Setup of run 1:
Design DSP, start of the top module:
module DSP(A,B,C,D,CARRYIN,M,P,CARRYOUT,CARRYOUTF,CLK,OPMODE,
CEA,CEB,CEC,CED,CECARRYIN,CEM,CEP,CEOPMODE,
RSTA,RSTB,RSTC,RSTD,RSTCARRYIN,RSTM,RSTP,RSTOPMODE,
BCOUT,PCIN,PCOUT);
clock: 3.15 ns
lec_check: 0
abc_area: 1
cap_margin: 20
core_aspect_ratio: 0.5
core_margin: 2
core_utilization: 68
cts_cluster_diameter: 301
cts_cluster_size: 99
place_density: 0.35
setup_slack_margin: 0.39
slew_margin: 20
tns_end_percent: 5
run.sh (not shown) runs the stock make flow with config.mk's settings and CLKGATE_MAP_FILE=.
Run 1 | ERROR | clock tree synthesis (4_1_cts)
Setup changes, run 1 to run 2
==> flow/config.mk <==
export PLATFORM = sky130hd
export DESIGN_NAME = DSP
export DESIGN_NICKNAME = DSP
export VERILOG_FILES = /design/flow/design.v
export SDC_FILE = /design/flow/constraint.sdc
export NUM_CORES = 4
export LEC_CHECK = 0
export CAP_MARGIN = 20
export CORE_MARGIN = 2
export CORE_UTILIZATION = 40
export PLACE_DENSITY = 0.6
export SLEW_MARGIN = 20
==> flow/constraint.sdc <==
create_clock -name core_clock -period 7.26 [get_ports {CLK}]
set_input_delay 1.4520 -clock core_clock [delete_from_list [all_inputs] [get_ports {CLK}]]
set_output_delay 1.4520 -clock core_clock [all_outputs]
set_load 0.01 [all_outputs]
Findings:
Run 2 finished every step from synthesis to the final layout, and the layout passed the timing, design-rule and antenna checks. Delta (run 2 minus run 1): proportion of synthesized chip area in sequential cells saw an increase, die size saw an increase, post-placement cell count saw a decrease.
[inputs] run 3 vs run 2
diff --git a/flow/config.mk b/flow/config.mk
--- a/flow/config.mk
+++ b/flow/config.mk
@@ -6,7 +6,10 @@
 export NUM_CORES = 4
 export LEC_CHECK = 0
+export ABC_AREA = 1
 export CAP_MARGIN = 20
 export CORE_MARGIN = 2
-export CORE_UTILIZATION = 40
+export CORE_UTILIZATION = 66
+export CTS_CLUSTER_DIAMETER = 239
+export CTS_CLUSTER_SIZE = 98
 export PLACE_DENSITY = 0.6
 export SLEW_MARGIN = 20
==> flow/constraint.sdc <==
create_clock -name core_clock -period 4.66 [get_ports {CLK}]
set_input_delay 0.9320 -clock core_clock [delete_from_list [all_inputs] [get_ports {CLK}]]
set_output_delay 0.9320 -clock core_clock [all_outputs]
set_load 0.01 [all_outputs]
Results
Run 3: GRT-0232 in global routing (5_1_grt) -> run aborted
[run 3 vs run 2] pre-CTS worst setup slack: lower in run 3
[compare] base=run 2 new=run 3: aoi/oai-family share of the synthesized area down 2.1 points, cell count in the Yosys report rose 1597, vertical die size shrank by 17%, standard-cell row count now sits lower, number of sinks on the clock net closely matched the old numbers.
[compare] base=run 2 new=run 3: area reported by Yosys stat saw an increase; core footprint saw a decrease; placed instance count saw an increase.

========
The RTL this note starts from:
==> flow/design.v <==
module reg_mux(in,out,clk,ce,rst);
parameter WIDTH=18;
parameter PIPELINE=0; 
parameter RESET_TYPE="SYNC";  
input[WIDTH-1:0] in;
input clk,ce,rst;
output reg[WIDTH-1:0] out;
generate
	if(PIPELINE && RESET_TYPE=="SYNC") begin
		always @(posedge clk) begin
			if(rst) begin
				out<=0;
			end
			else if(ce) begin
				out<=in;
			end
		end
	end
endgenerate
generate
	if(PIPELINE && RESET_TYPE=="ASYNC") begin
		always @(posedge clk or posedge rst) begin
			if (rst) begin
				out<=0;
			end
			else if (ce) begin
				out<=in;
			end
		end
	end
endgenerate
generate
	if(PIPELINE==0) begin
		always @(*) begin
			out=in;
		end
	end
endgenerate
endmodule
module DSP(A,B,C,D,CARRYIN,M,P,CARRYOUT,CARRYOUTF,CLK,OPMODE,
CEA,CEB,CEC,CED,CECARRYIN,CEM,CEP,CEOPMODE,
RSTA,RSTB,RSTC,RSTD,RSTCARRYIN,RSTM,RSTP,RSTOPMODE,
BCOUT,PCIN,PCOUT);
input[17:0] A, B, D;
input[47:0] C,PCIN;
input[7:0] OPMODE;
input CARRYIN,CLK,CEA,CEB,CEC,CECARRYIN,CED,CEM,CEP,CEOPMODE;
input RSTA,RSTB,RSTC,RSTD,RSTCARRYIN,RSTM,RSTP,RSTOPMODE;
output wire[35:0] M;
output wire[47:0] P,PCOUT;
output wire[17:0] BCOUT;
output CARRYOUT,CARRYOUTF;
parameter A0REG=0;	 
parameter A1REG=1; 
parameter B0REG=0;
parameter B1REG=1;
parameter CREG=1;
parameter DREG=1;
parameter MREG=1;
parameter PREG=1;
parameter CARRYINREG=1;
parameter CARRYOUTREG=1;
parameter OPMODEREG=1;
parameter CARRYINSEL="OPMODE5";  
parameter B_INPUT="DIRECT";  
parameter RSTTYPE="SYNC";   
wire[7:0] OPMODE_REG;
wire[17:0] D_REG;
reg[17:0] B0_IN;
wire[17:0] B0_REG;
reg[17:0] PRE_RESULT;
wire[17:0] B1_IN;
wire[17:0] B1_REG;
wire[17:0] A0_REG;
wire[17:0] A1_REG;
wire[35:0] Product_Result;
wire[35:0] M_REG;
reg[47:0] X_OUT;
reg[47:0] Z_OUT;
wire[48:0] Post_Result;
wire[47:0] C_REG;
reg Carry_IN;  
wire CIN; 
wire Carry_Out_In;
reg_mux #(.WIDTH(18), .PIPELINE(DREG), .RESET_TYPE(RSTTYPE)) DREG_INST(.in(D), .out(D_REG), .clk(CLK), .ce(CED), .rst(RSTD));
reg_mux #(.WIDTH(18), .PIPELINE(B0REG), .RESET_TYPE(RSTTYPE)) B0REG_INST(.in(B0_IN), .out(B0_REG), .clk(CLK), .ce(CEB), .rst(RSTB));
reg_mux #(.WIDTH(18), .PIPELINE(B1REG), .RESET_TYPE(RSTTYPE)) B1REG_INST(.in(B1_IN), .out(B1_REG), .clk(CLK), .ce(CEB), .rst(RSTB));
reg_mux #(.WIDTH(18), .PIPELINE(A0REG), .RESET_TYPE(RSTTYPE)) A0REG_INST(.in(A), .out(A0_REG), .clk(CLK), .ce(CEA), .rst(RSTA));
reg_mux #(.WIDTH(18), .PIPELINE(A1REG), .RESET_TYPE(RSTTYPE)) A1REG_INST(.in(A0_REG), .out(A1_REG), .clk(CLK), .ce(CEA), .rst(RSTA));
reg_mux #(.WIDTH(48), .PIPELINE(CREG), .RESET_TYPE(RSTTYPE)) CREG_INST(.in(C), .out(C_REG), .clk(CLK), .ce(CEC), .rst(RSTC));
reg_mux #(.WIDTH(36), .PIPELINE(MREG), .RESET_TYPE(RSTTYPE)) MREG_INST(.in(Product_Result), .out(M_REG), .clk(CLK), .ce(CEM), .rst(RSTM));
reg_mux #(.WIDTH(1), .PIPELINE(CARRYINREG), .RESET_TYPE(RSTTYPE)) CYIREG_INST(.in(Carry_IN), .out(CIN), .clk(CLK), .ce(CECARRYIN), .rst(RSTCARRYIN));
reg_mux #(.WIDTH(8), .PIPELINE(OPMODEREG), .RESET_TYPE(RSTTYPE)) OPMODEREG_INST(.in(OPMODE), .out(OPMODE_REG), .clk(CLK), .ce(CEOPMODE), .rst(RSTOPMODE));
reg_mux #(.WIDTH(1), .PIPELINE(CARRYOUTREG), .RESET_TYPE(RSTTYPE)) CYOREG_INST(.in(Carry_Out_In), .out(CARRYOUT), .clk(CLK), .ce(CECARRYIN), .rst(RSTCARRYIN));
reg_mux #(.WIDTH(48), .PIPELINE(PREG), .RESET_TYPE(RSTTYPE)) PREG_INST(.in(Post_Result), .out(P), .clk(CLK), .ce(CEP), .rst(RSTP));
always @(*) begin
	case(B_INPUT)
		"DIRECT": B0_IN=B;
		"CASCADE": B0_IN=BCOUT;
		default: B0_IN=0;
	endcase
end
always @(*) begin
	if(OPMODE_REG[6])
		PRE_RESULT= D_REG - B0_REG;	
	else
		PRE_RESULT= D_REG + B0_REG;
end
assign B1_IN=(OPMODE_REG[4])? PRE_RESULT: B0_REG;
assign Product_Result=B1_REG * A1_REG;
assign M=M_REG;
always @(*) begin
	case(CARRYINSEL)
		"CARRYIN": Carry_IN=CARRYIN;
		"OPMODE5": Carry_IN=OPMODE_REG[5];
		default: Carry_IN=0;
	endcase
end
always @(*) begin
	case({ OPMODE_REG[3], OPMODE_REG[2]})
		0: Z_OUT=0;
		1: Z_OUT=PCIN;
		2: Z_OUT=P;
		3: Z_OUT=C_REG;
	endcase
end
always @(*) begin
	case( {OPMODE_REG[1], OPMODE_REG[0]})
		0: X_OUT=0;
		1: X_OUT={ {13{M_REG[35]}} , M_REG[34:0] };  
 		2: X_OUT=P;
		3: X_OUT={D_REG[11:0], A1_REG, B1_REG};    
	endcase
end
assign Post_Result= ( OPMODE_REG[7] )? (Z_OUT-(X_OUT+CIN)) : (Z_OUT+X_OUT+CIN) ;
assign Carry_Out_In=Post_Result[48];
assign BCOUT= B1_REG;
assign CARRYOUTF= CARRYOUT;
assign PCOUT=P;
endmodule
Settings: LEC_CHECK=0, ABC_AREA=1, CAP_MARGIN=20, CORE_ASPECT_RATIO=0.5, CORE_MARGIN=2, CORE_UTILIZATION=72, CTS_CLUSTER_DIAMETER=301, CTS_CLUSTER_SIZE=99, PLACE_DENSITY=0.35, SETUP_SLACK_MARGIN=-0.31, SLEW_MARGIN=20, TNS_END_PERCENT=5; clock period 3.15 ns.
The first run stopped in 4_1_cts.
Rerun with:
==> flow/config.mk (replaced) <==
export PLATFORM = sky130hd
export DESIGN_NAME = DSP
export DESIGN_NICKNAME = DSP
export VERILOG_FILES = /design/flow/design.v
export SDC_FILE = /design/flow/constraint.sdc
export NUM_CORES = 4
export LEC_CHECK = 0
export CAP_MARGIN = 5
export CORE_MARGIN = 2
export CORE_UTILIZATION = 72
export CTS_CLUSTER_SIZE = 15
export SLEW_MARGIN = 20
==> flow/constraint.sdc (replaced) <==
create_clock -name core_clock -period 6.48 [get_ports {CLK}]
set_input_delay 1.2960 -clock core_clock [delete_from_list [all_inputs] [get_ports {CLK}]]
set_output_delay 1.2960 -clock core_clock [all_outputs]
set_load 0.01 [all_outputs]
The changed run completed, yet does not pass: negative setup slack; synthesized cell count decreases by a quarter to a third; die size decreases by roughly a tenth; synthesized area decreases by roughly a tenth.
Rerun with:
--- a/flow/config.mk
+++ b/flow/config.mk
@@ -6,7 +6,8 @@
 export NUM_CORES = 4
 export LEC_CHECK = 0
-export CAP_MARGIN = 5
+export CAP_MARGIN = 20
 export CORE_MARGIN = 2
-export CORE_UTILIZATION = 72
-export CTS_CLUSTER_SIZE = 15
+export CORE_UTILIZATION = 40
+export PLACE_DENSITY = 0.6
+export SETUP_SLACK_MARGIN = -0.34
 export SLEW_MARGIN = 20
==> flow/constraint.sdc (replaced) <==
create_clock -name core_clock -period 7.26 [get_ports {CLK}]
set_input_delay 1.4520 -clock core_clock [delete_from_list [all_inputs] [get_ports {CLK}]]
set_output_delay 1.4520 -clock core_clock [all_outputs]
set_load 0.01 [all_outputs]
Now the flow passed the timing, design-rule and antenna checks.
Die area is higher by 78%.
Routed wire length goes down by 11%.
Total power came out lower by 15%.
Final cell count climbs by 8.8%.
Clock power came out lower by about 10%.
Global-route usage falls by 23 points.
Power is estimated from default activity; no workload was simulated.
